## raven
// simon2share
module simon2share(clk, data_ina, data_inb, data_rdy, cipher_out, Done);
export LEC_CHECK = 0
export CAP_MARGIN = 15
export CELL_PAD_IN_SITES_GLOBAL_PLACEMENT = 0
export CORE_MARGIN = 2
export CORE_UTILIZATION = 72
export CTS_CLUSTER_DIAMETER = 323
export CTS_CLUSTER_SIZE = 14
export MAX_ROUTING_LAYER = met5
export PLACE_DENSITY = 0.78
export SETUP_SLACK_MARGIN = -0.15
export SLEW_MARGIN = 20
create_clock -name core_clock -period 2.5 [get_ports {clk}]
run.sh (not shown) runs the stock make flow with config.mk's settings and CLKGATE_MAP_FILE=.
Finished, but not clean: raven, with setup timing.
Modified inputs, onyx compared to raven
# raven
export LEC_CHECK = 0
export CAP_MARGIN = 15
export CELL_PAD_IN_SITES_GLOBAL_PLACEMENT = 0
export CORE_MARGIN = 2
export CORE_UTILIZATION = 72
export CTS_CLUSTER_DIAMETER = 323
export CTS_CLUSTER_SIZE = 14
export MAX_ROUTING_LAYER = met5
export PLACE_DENSITY = 0.78
export SETUP_SLACK_MARGIN = -0.15
export SLEW_MARGIN = 20
create_clock -name core_clock -period 2.5 [get_ports {clk}]
# onyx
export LEC_CHECK = 0
export CAP_MARGIN = 20
export CORE_MARGIN = 2
export CORE_UTILIZATION = 40
export PLACE_DENSITY = 0.6
export SLEW_MARGIN = 20
create_clock -name core_clock -period 5.0 [get_ports {clk}]
==> results <==
raven and onyx: one clean run, onyx; the rest did not finish clean.
Taking raven as the reference, in onyx number of endpoints with negative hold slack in the final report neither gained nor lost much; total stage count of the critical path lost 1.
Between raven and onyx, part of the power in combinational logic is higher for raven, onyx comes in under that.
primary input to flip-flop as the class of the worst hold path was reported by raven, and flip-flop to flip-flop by onyx.
Combinational gate area: onyx < raven
Diff raven -> onyx: finished layout cell area shows no meaningful change, total power lost about 50%, routed wire length now smaller, setup slack higher.
Total negative setup slack on onyx is up relative to raven.

========
Starting RTL as in the previous note.
Design simon2share, start of the top module:
module simon2share(clk, data_ina, data_inb, data_rdy, cipher_out, Done);
Settings: LEC_CHECK=0, CAP_MARGIN=20, CORE_MARGIN=2, CORE_UTILIZATION=72, CTS_CLUSTER_SIZE=50, SLEW_MARGIN=20, TNS_END_PERCENT=65; clock period 2.53 ns.
The first run ran to the end with violations: setup timing.
Change:
CORE_MARGIN = 9   (was 2)
CTS_CLUSTER_SIZE = not set   (was 50)
GPL_TIMING_DRIVEN = 0   (was not set)
TNS_END_PERCENT = not set   (was 65)
clock period = 5.0 ns   (was 2.53 ns; I/O delays follow)
This time the run completed with no timing, DRC or antenna violations.
Cell count increases by 2.0%.
Wire length rises by 0.79%.
Combinational power came out lower by 47%.
Worst setup slack is better by 470 ps.
Clock-buffer cell count shrinks by 4.
Area after synthesis is unchanged.
Final area falls by 1.4%.
Power fell by 49%.

========
The RTL this note starts from:
==> flow/design.v <==
module p_datapath
	(clk, counter, data_ina, data_inb, data_rdy,key_ina, key_inb, cipher_out);
input clk, data_ina, data_inb;
input [1:0] data_rdy;
input [7:0] counter;
input [63:0] key_ina, key_inb;	
output [127:0] cipher_out;
wire [63:0] Xout_a, Xout_b, Yout_a, Yout_b;
data_share2 share_a(.clk(clk), .data_rdy(data_rdy), .counter(counter[0]), .data_in(data_ina), 
						 .key_in(key_ina), .X_out(Xout_a), .Y_out(Yout_a), .Y_in(Yout_b));				 
data_share2 share_b(.clk(clk), .data_rdy(data_rdy), .counter(counter[0]), .data_in(data_inb), 
						 .key_in(key_inb), .X_out(Xout_b), .Y_out(Yout_b), .Y_in(Yout_a));
wire [127:0] res1, res2;
reg sel1, sel2;
always @(*) begin
	if (134 <= counter) begin
		sel1 <= 1;
		sel2 <= 1;
	end
	else begin		
		sel1 <= 0;
		sel2 <= 0;
	end
end
quick_mux_128 SHARE_A_OUT_MUX_128( .in1({Xout_a, Yout_a}), .in2(128'd0), .out(res1), .sel(sel1) );
quick_mux_128 SHARE_B_OUT_MUX_128( .in1({Xout_b, Yout_b}), .in2(128'd0), .out(res2), .sel(sel2) );
assign cipher_out = res1 ^ res2;
endmodule  
module data_share2(clk, data_rdy, counter, data_in,key_in, X_out, Y_out, Y_in);
input clk, counter, data_in;
input [63:0] key_in;
input [1:0] data_rdy;	
input [63:0] Y_in;
output [63:0] X_out, Y_out;
reg [63:0] X, Y;
wire [63:0] XL1_1, XL2_1, XL8_1;
assign XL1_1 = {X[62:0], X[63]}; 
assign XL2_1 = {X[61:0], X[63:62]}; 
assign XL8_1 = {X[55:0], X[63:56]}; 
wire [63:0] YL1_1, YL8_2;
assign YL1_1 = {Y[62:0], Y[63]}; 
assign YL8_2 = {Y_in[55:0], Y_in[63:56]}; 
wire [63:0] sout1, sout2;
sub1 s1(Y, XL2_1, XL8_1, XL1_1, sout1);
sub1 s2(X, key_in, YL1_1, YL8_2, sout2);
always@(posedge clk)
begin
   if(data_rdy ==1) begin
		{X, Y} <= {data_in, X, Y[63:1]};
	end
	else if(data_rdy ==3) begin			
		if (counter == 1'b0) begin							
			X <= sout1 ;
			Y <= X;
		end
		else begin
			X <= sout2;
		end
	end
end
assign X_out = X;
assign Y_out = Y;
endmodule
module sub1(i1, i2, i3, i4, o1);
input [63:0] i1, i2, i3, i4;
output [63:0] o1;
wire [63:0] andout;
and4 a1(i3[3:0], i4[3:0], andout[3:0]);
and4 a2(i3[7:4], i4[7:4], andout[7:4]);
and4 a3(i3[11:8], i4[11:8], andout[11:8]);
and4 a4(i3[15:12], i4[15:12], andout[15:12]);
and4 a5(i3[19:16], i4[19:16], andout[19:16]);
and4 a6(i3[23:20], i4[23:20], andout[23:20]);
and4 a7(i3[27:24], i4[27:24], andout[27:24]);
and4 a8(i3[31:28], i4[31:28], andout[31:28]);
and4 a9(i3[35:32], i4[35:32], andout[35:32]);
and4 a10(i3[39:36], i4[39:36], andout[39:36]);
and4 a11(i3[43:40], i4[43:40], andout[43:40]);
and4 a12(i3[47:44], i4[47:44], andout[47:44]);
and4 a13(i3[51:48], i4[51:48], andout[51:48]);
and4 a14(i3[55:52], i4[55:52], andout[55:52]);
and4 a15(i3[59:56], i4[59:56], andout[59:56]);
and4 a16(i3[63:60], i4[63:60], andout[63:60]);
assign o1 = i1 ^ i2 ^ andout;
endmodule
module and4(a1, a2, andout);
input [3:0] a1,a2;
output [3:0] andout;
assign andout = a1 & a2;
endmodule
module quick_mux_128(in1, in2, out, sel);
input [127:0] in1,in2;
input sel;
output [127:0] out;
assign out = sel?(in1):in2;
endmodule	
`timescale 1ns / 1ps
module p_keysch10(clk, counter, data_in, data_rdy, key_out);
input clk, data_in;
input [1:0] data_rdy;
input [7:0] counter;
output [63:0] key_out;
reg [63:0] KX, KY;
localparam [0:67] Z = 68'b10101111011100000011010010011000101000010001111110010110110011101011;
localparam [63:0] c = 64'hfffffffffffffffc;
always@(posedge clk)
begin
	if(data_rdy == 2) begin
		{KX, KY} <= {data_in, KX, KY[63:1]};
	end
	else if(data_rdy == 3) begin
		if(counter[0] == 1'b1) begin
			KX <= c ^ Z[counter[7:1]] ^ KY ^ {KX[2:0],KX[63:3]} ^ {KX[3:0],KX[63:4]};
			KY <= KX;
		end
	end
end
assign key_out = KY ;
endmodule
`timescale 1ns / 1ps
module p_keysch11(clk, counter, data_in, data_rdy, key_out);
input clk, data_in;
input [1:0] data_rdy;
input [7:0] counter;
output [63:0] key_out;
reg [63:0] KX, KY;
always@(posedge clk)
begin
	if(data_rdy ==2) begin
		{KX, KY} <= {data_in, KX, KY[63:1]};
	end
	else if(data_rdy ==3) begin
		if(counter[0] == 1'b1) begin
			KX <= KY ^ {KX[2:0],KX[63:3]} ^ {KX[3:0],KX[63:4]};
			KY <= KX;
		end
	end
end
assign key_out = KY ;
endmodule
`timescale 1ns / 1ps
module simon2share(clk, data_ina, data_inb, data_rdy, cipher_out, Done);
input clk;
input data_ina, data_inb;
input [1:0] data_rdy;
output [127:0] cipher_out;
output reg Done;
reg [7:0] counter;
wire [63:0] keya, keyb;
always@(posedge clk)
begin
	if(data_rdy==0) begin
		counter <= 0;
	end
	else if(data_rdy ==3) begin			
		counter <= counter + 1;
	end
end
always @(posedge clk) begin
	if(data_rdy == 3 && (counter == 135))
		Done <= 1;			
	else
		Done <= 0;
end
p_datapath mydatapath(.clk(clk), .counter(counter), 
							 .data_ina(data_ina), .data_inb(data_inb),
							 .data_rdy(data_rdy), 
							 .key_ina(keya), .key_inb(keyb), 
							 .cipher_out(cipher_out));
p_keysch10 mykeysch_a(.clk(clk), .counter(counter), 
							 .data_in(data_ina), .data_rdy(data_rdy), .key_out(keya));
p_keysch11 mykeysch_b(.clk(clk), .counter(counter), 
							 .data_in(data_inb), .data_rdy(data_rdy), .key_out(keyb));						 
endmodule
Settings: LEC_CHECK=0, CAP_MARGIN=20, CORE_MARGIN=2, CORE_UTILIZATION=72, CTS_CLUSTER_SIZE=32, MAX_ROUTING_LAYER=met4, PLACE_DENSITY_LB_ADDON=0.0, SETUP_SLACK_MARGIN=0.51, SLEW_MARGIN=20; clock period 3.61 ns.
The first run finished with timing, DRC and antenna clean.
Change:
- CORE_UTILIZATION: 72 -> 61
- CTS_CLUSTER_SIZE: 32 -> default
- MAX_ROUTING_LAYER: met4 -> default
- PLACE_DENSITY: default -> 0.6
- PLACE_DENSITY_LB_ADDON: 0.0 -> default
- clock period: 3.61 -> 3.86 ns (I/O delays scaled with it)
Clock skew decreases by 0.0044 ns.
Non-clock buffer count decreases by 7.
Via count decreases by 3.6%.
Routed wire length decreases by 1.6%.
Die size increases by 18%.
Cell count increases by 2.0%.
Count of clock-buffer cells in the layout increases by 8.
Setup slack is better by 0.23 ns.
Combinational power decreases by about 9%.
Power and IR drop assume default switching activity.
